==> flow/design.v (excerpt) <==
module top (
    input         clk,
    input         reset,
    output [31:0] PC,
    input  [31:0] Instr,
    output        MemWrite,
    output [31:0] DataAdr,
    output [31:0] WriteData,
    input  [31:0] ReadData
);
Size: roughly 3100 cells after synthesis, ~540 flip-flops.
Settings: LEC_CHECK=0, CAP_MARGIN=30, CORE_MARGIN=2, CORE_UTILIZATION=58, MAX_ROUTING_LAYER=met4, PLACE_DENSITY=0.72, SETUP_SLACK_MARGIN=0.09, SLEW_MARGIN=20; clock period 5.79 ns.
run.sh (not shown) runs the stock make flow with config.mk's settings and CLKGATE_MAP_FILE=.
The baseline finished but failed the layout checks on negative setup slack.
==> next run, changes <==
==> flow/config.mk (replaced) <==
export PLATFORM = sky130hd
export DESIGN_NAME = top
export DESIGN_NICKNAME = top
export VERILOG_FILES = /design/flow/design.v
export SDC_FILE = /design/flow/constraint.sdc
export NUM_CORES = 4
export LEC_CHECK = 0
export CAP_MARGIN = 20
export CORE_MARGIN = 2
export CORE_UTILIZATION = 40
export PLACE_DENSITY = 0.6
export SETUP_SLACK_MARGIN = 5
export SLEW_MARGIN = 20
==> flow/constraint.sdc (replaced) <==
create_clock -name core_clock -period 10.4 [get_ports {clk}]
set_input_delay 2.0800 -clock core_clock [delete_from_list [all_inputs] [get_ports {clk}]]
set_output_delay 2.0800 -clock core_clock [all_outputs]
set_load 0.01 [all_outputs]
=> This time the run went through all stages and came out clean. Flip-flop count stays the same. Sequential share of layout area drops by 0.54 points. Total power shrinks by 41%. Synthesized area does not change. Wire length increases by 5.3%. Design area rose by 1.6%. Synthesized cell count does not change. Via count fell by 8.2%. Global-route usage drops by 19 points. Die area rises by 44%. Non-clock buffer count goes down by 290.
==> next run, changes <==
--- a/flow/config.mk
+++ b/flow/config.mk
@@ -7,6 +7,10 @@
 export LEC_CHECK = 0
+export ABC_AREA = 1
 export CAP_MARGIN = 20
-export CORE_MARGIN = 2
+export CELL_PAD_IN_SITES_DETAIL_PLACEMENT = 2
+export CORE_MARGIN = 6
 export CORE_UTILIZATION = 40
-export PLACE_DENSITY = 0.6
+export CTS_CLUSTER_DIAMETER = 155
+export CTS_CLUSTER_SIZE = 79
+export HOLD_SLACK_MARGIN = 0.13
 export SETUP_SLACK_MARGIN = 5
==> flow/constraint.sdc (replaced) <==
create_clock -name core_clock -period 16.7 [get_ports {clk}]
set_input_delay 3.3400 -clock core_clock [delete_from_list [all_inputs] [get_ports {clk}]]
set_output_delay 3.3400 -clock core_clock [all_outputs]
set_load 0.01 [all_outputs]
Now the flow died in global routing (5_1_grt).
Die area climbs by 7.1%.
Area after synthesis rises by 1.6%.
Synthesized cell count climbs by 44%.
==> next run, changes <==
==> flow/config.mk (replaced) <==
export PLATFORM = sky130hd
export DESIGN_NAME = top
export DESIGN_NICKNAME = top
export VERILOG_FILES = /design/flow/design.v
export SDC_FILE = /design/flow/constraint.sdc
export NUM_CORES = 4
export LEC_CHECK = 0
export CAP_MARGIN = 20
export CORE_MARGIN = 2
export CORE_UTILIZATION = 57
export SLEW_MARGIN = 20
==> flow/constraint.sdc (replaced) <==
create_clock -name core_clock -period 5.63 [get_ports {clk}]
set_input_delay 1.1260 -clock core_clock [delete_from_list [all_inputs] [get_ports {clk}]]
set_output_delay 1.1260 -clock core_clock [all_outputs]
set_load 0.01 [all_outputs]
The changed run ran to the end with violations: negative setup slack. Synthesized area decreases by 1.6%. Die size is lower by 34%. Synthesized cell count goes down by 31%.
==> next run, changes <==
--- a/flow/config.mk
+++ b/flow/config.mk
@@ -10,2 +10,7 @@
 export CORE_UTILIZATION = 57
+export CTS_CLUSTER_DIAMETER = 44
+export CTS_CLUSTER_SIZE = 75
+export PLACE_DENSITY = 0.6
+export SETUP_SLACK_MARGIN = 1.68
 export SLEW_MARGIN = 20
+export TNS_END_PERCENT = 5
==> flow/constraint.sdc (replaced) <==
create_clock -name core_clock -period 6.06 [get_ports {clk}]
set_input_delay 1.2120 -clock core_clock [delete_from_list [all_inputs] [get_ports {clk}]]
set_output_delay 1.2120 -clock core_clock [all_outputs]
set_load 0.01 [all_outputs]
=> The new run finished but failed the layout checks on negative setup slack; hold slack improves by 0.015 ns; clock skew decreases by 0.016 ns; wire length increases by 0.38%; utilization increases by 0.61 points; synthesized area is unchanged; design area increases by 0.73%; critical path depth is unchanged; total power increases by 2.1%; first-iteration DRC count increases by 1.9%; count of clock-buffer cells in the layout increases by 3.

* * *

lagoon:
top again, from the RTL that the note above started with.
clock: 16.7 ns
lec_check: 0
abc_area: 1
cap_margin: 25
cell_pad_in_sites_detail_placement: 2
core_margin: 8
core_utilization: 40
cts_cluster_diameter: 155
cts_cluster_size: 79
gpl_timing_driven: 0
hold_slack_margin: 0.28
setup_slack_margin: 5
slew_margin: 20
lagoon did not finish; a tool error ended it in 5_1_grt.
Modified inputs, indigo compared to lagoon
# lagoon
export LEC_CHECK = 0
export ABC_AREA = 1
export CAP_MARGIN = 25
export CELL_PAD_IN_SITES_DETAIL_PLACEMENT = 2
export CORE_MARGIN = 8
export CORE_UTILIZATION = 40
export CTS_CLUSTER_DIAMETER = 155
export CTS_CLUSTER_SIZE = 79
export GPL_TIMING_DRIVEN = 0
export HOLD_SLACK_MARGIN = 0.28
export SETUP_SLACK_MARGIN = 5
export SLEW_MARGIN = 20
create_clock -name core_clock -period 16.7 [get_ports {clk}]
# indigo
export LEC_CHECK = 0
export CAP_MARGIN = 20
export CORE_MARGIN = 2
export CORE_UTILIZATION = 57
export PLACE_DENSITY = 0.64
export SETUP_SLACK_MARGIN = -0.32
export SLEW_MARGIN = 20
create_clock -name core_clock -period 5.8 [get_ports {clk}]
Notes after the runs:
- Status indigo: flow complete, layout not clean - negative setup slack
- indigo against lagoon; die area is down by more than a quarter.
- indigo ends up with a cell count after synthesis that is 31% lower than in lagoon.
- indigo — count of library flops with an enable pin about 1.4% lower, lagoon as reference
Input changes introduced in willow (baseline for comparison: indigo):
# indigo
export LEC_CHECK = 0
export CAP_MARGIN = 20
export CORE_MARGIN = 2
export CORE_UTILIZATION = 57
export PLACE_DENSITY = 0.64
export SETUP_SLACK_MARGIN = -0.32
export SLEW_MARGIN = 20
create_clock -name core_clock -period 5.8 [get_ports {clk}]
# willow
export LEC_CHECK = 0
export CAP_MARGIN = 20
export CORE_MARGIN = 2
export CORE_UTILIZATION = 61
export MAX_ROUTING_LAYER = met4
export PLACE_DENSITY = 0.6
export SETUP_SLACK_MARGIN = 1.62
export SLEW_MARGIN = 20
create_clock -name core_clock -period 5.84 [get_ports {clk}]
Notes after the runs:
Tool error ODB-0269 stopped willow during 5_1_grt; no final results. Summed standard-cell area reported by yosys: willow vs indigo identical. Going from indigo to willow, number of buffers created by CTS grew slightly. indigo -> willow: overall die area decreased by a few percent. Horizontal extent of the die in willow is 3.3% lower than in indigo.
Edits applied to the flow inputs when going from willow to ember:
# willow
export LEC_CHECK = 0
export CAP_MARGIN = 20
export CORE_MARGIN = 2
export CORE_UTILIZATION = 61
export MAX_ROUTING_LAYER = met4
export PLACE_DENSITY = 0.6
export SETUP_SLACK_MARGIN = 1.62
export SLEW_MARGIN = 20
create_clock -name core_clock -period 5.84 [get_ports {clk}]
# ember
export LEC_CHECK = 0
export CAP_MARGIN = 20
export CORE_MARGIN = 2
export CORE_UTILIZATION = 57
export PLACE_DENSITY = 0.6
export SETUP_SLACK_MARGIN = 5
export SLEW_MARGIN = 20
create_clock -name core_clock -period 12.7 [get_ports {clk}]
Findings:
- In the summary table, willow is marked failed, with error ODB-0269 raised in 5_1_grt.
- ember completed every stage of the flow, and the final layout passed the timing, design-rule and antenna checks.
- Summary of the comparison: worst-case setup slack after placement is higher in ember, relative to willow.
- Count of instances resized after the clock tree is built is higher on ember
- Total half-perimeter wirelength after legalization and detailed placement ends up higher on willow.
- From willow to ember the numbers moved as follows: effective utilization at floorplan went down by 4.1 points; routability congestion estimate from global placement shrank by 10%.
- Taking ember over willow, the number of instances in the placed design ratio works out to 0.843.
- [ember vs willow] standard cell core area: higher in ember
- The lower number of buffers inserted during clock tree synthesis of ember and willow is in ember.
- ember vs willow — height of the chip rose about 3.4%.
Inputs modified between ember and nickel:
# ember
export LEC_CHECK = 0
export CAP_MARGIN = 20
export CORE_MARGIN = 2
export CORE_UTILIZATION = 57
export PLACE_DENSITY = 0.6
export SETUP_SLACK_MARGIN = 5
export SLEW_MARGIN = 20
create_clock -name core_clock -period 12.7 [get_ports {clk}]
# nickel
export LEC_CHECK = 0
export ABC_AREA = 1
export CAP_MARGIN = 20
export CELL_PAD_IN_SITES_GLOBAL_PLACEMENT = 3
export CORE_MARGIN = 2
export CORE_UTILIZATION = 40
export CTS_CLUSTER_SIZE = 18
export SLEW_MARGIN = 20
create_clock -name core_clock -period 11.0 [get_ports {clk}]
Results
- Going from ember to nickel, count of buffers added by post-CTS timing repair for setup fell by 209; die size rose by about 44%; maximum count of clock buffers along a single path stayed essentially flat.
- simple AND/OR/NAND/NOR gates as the dominant non-sequential cell family after synthesis was reported by nickel, and AND-OR/OR-AND gates by ember.

* * *

Starting RTL as in the previous note.
==> flow/config.mk <==
export PLATFORM = sky130hd
export DESIGN_NAME = top
export DESIGN_NICKNAME = top
export VERILOG_FILES = /design/flow/design.v
export SDC_FILE = /design/flow/constraint.sdc
export NUM_CORES = 4
export LEC_CHECK = 0
export CAP_MARGIN = 20
export CORE_MARGIN = 2
export CORE_UTILIZATION = 57
export PLACE_DENSITY = 0.76
export SETUP_SLACK_MARGIN = 0.83
export SLEW_MARGIN = 20
==> flow/constraint.sdc <==
create_clock -name core_clock -period 5.8 [get_ports {clk}]
set_input_delay 1.1600 -clock core_clock [delete_from_list [all_inputs] [get_ports {clk}]]
set_output_delay 1.1600 -clock core_clock [all_outputs]
set_load 0.01 [all_outputs]
The first run finished with negative setup slack left.
==> next run, changes <==
CORE_UTILIZATION = 58   (was 57)
MAX_ROUTING_LAYER = met4   (was not set)
PLACE_DENSITY = not set   (was 0.76)
SETUP_SLACK_MARGIN = 0.94   (was 0.83)
clock period = 5.79 ns   (was 5.8 ns; I/O delays follow)
Effect: The changed run finished with negative setup slack left; power shrinks by 3.5%; clock power falls by about 1%; hold slack gets better by 12 ps; setup slack improved by 140 ps; combinational power came out lower by 6.5%; register-to-register slack gets better by 330 ps; area after synthesis is unchanged.
==> next run, changes <==
CORE_UTILIZATION = 72   (was 58)
CTS_CLUSTER_DIAMETER = 374   (was not set)
CTS_CLUSTER_SIZE = 98   (was not set)
MAX_ROUTING_LAYER = not set   (was met4)
PLACE_DENSITY = 0.6   (was not set)
SETUP_SLACK_MARGIN = 5   (was 0.94)
clock period = 12.2 ns   (was 5.79 ns; I/O delays follow)
Outcome: The new run failed in global routing (5_1_grt) (GRT-0232). Synthesized area does not change. Die area falls by 19%. Synthesized cell count stays the same.
==> next run, changes <==
CORE_UTILIZATION = 58   (was 72)
CTS_CLUSTER_DIAMETER = not set   (was 374)
CTS_CLUSTER_SIZE = not set   (was 98)
MAX_ROUTING_LAYER = met4   (was not set)
SETUP_SLACK_MARGIN = 0.64   (was 5)
clock period = 5.84 ns   (was 12.2 ns; I/O delays follow)
Now the flow finished with negative setup slack left.
Synthesized cell count is unchanged.
Die area rose by 24%.
Synthesized area is unchanged.

* * *

## run a
Starting RTL as in the previous note.
export LEC_CHECK = 0
export ABC_AREA = 1
export CAP_MARGIN = 25
export CELL_PAD_IN_SITES_DETAIL_PLACEMENT = 2
export CORE_MARGIN = 8
export CORE_UTILIZATION = 40
export CTS_CLUSTER_DIAMETER = 155
export CTS_CLUSTER_SIZE = 21
export GPL_TIMING_DRIVEN = 0
export HOLD_SLACK_MARGIN = 0.28
export SETUP_SLACK_MARGIN = 5
export SLEW_MARGIN = 20
create_clock -name core_clock -period 16.7 [get_ports {clk}]
Run a did not make it past global routing (5_1_grt), where a tool error ended it.
The following lists how run b was set up differently from run a:
Settings: HOLD_SLACK_MARGIN: 0.28 -> unset; CTS_CLUSTER_SIZE: 21 -> unset; MAX_ROUTING_LAYER: unset -> met4; CTS_CLUSTER_DIAMETER: 155 -> unset; CELL_PAD_IN_SITES_DETAIL_PLACEMENT: 2 -> unset; CORE_MARGIN: 8 -> 2; CAP_MARGIN: 25 -> 20; PLACE_DENSITY: unset -> 0.6; ABC_AREA: 1 -> unset; CORE_UTILIZATION: 40 -> 58; SETUP_SLACK_MARGIN: 5 -> -0.5; GPL_TIMING_DRIVEN: 0 -> unset; the clock period (ns, I/O delays scaled along): 16.7 -> 8.48.
--- outcome ---
Although it ran to completion, run b produced a layout that fails the final checks because of setup timing. Simple-gate share of the synthesized area is higher on run a. Of run a and run b, the higher post-CTS repair timing setup buffer count belongs to run a. Cell area after placement: lower on run a. In run b relative to run a, flip-flop and latch count after synthesis had gone down slightly. Diff run a -> run b | area after synthesis | down slightly.
Power and IR drop assume default switching activity.
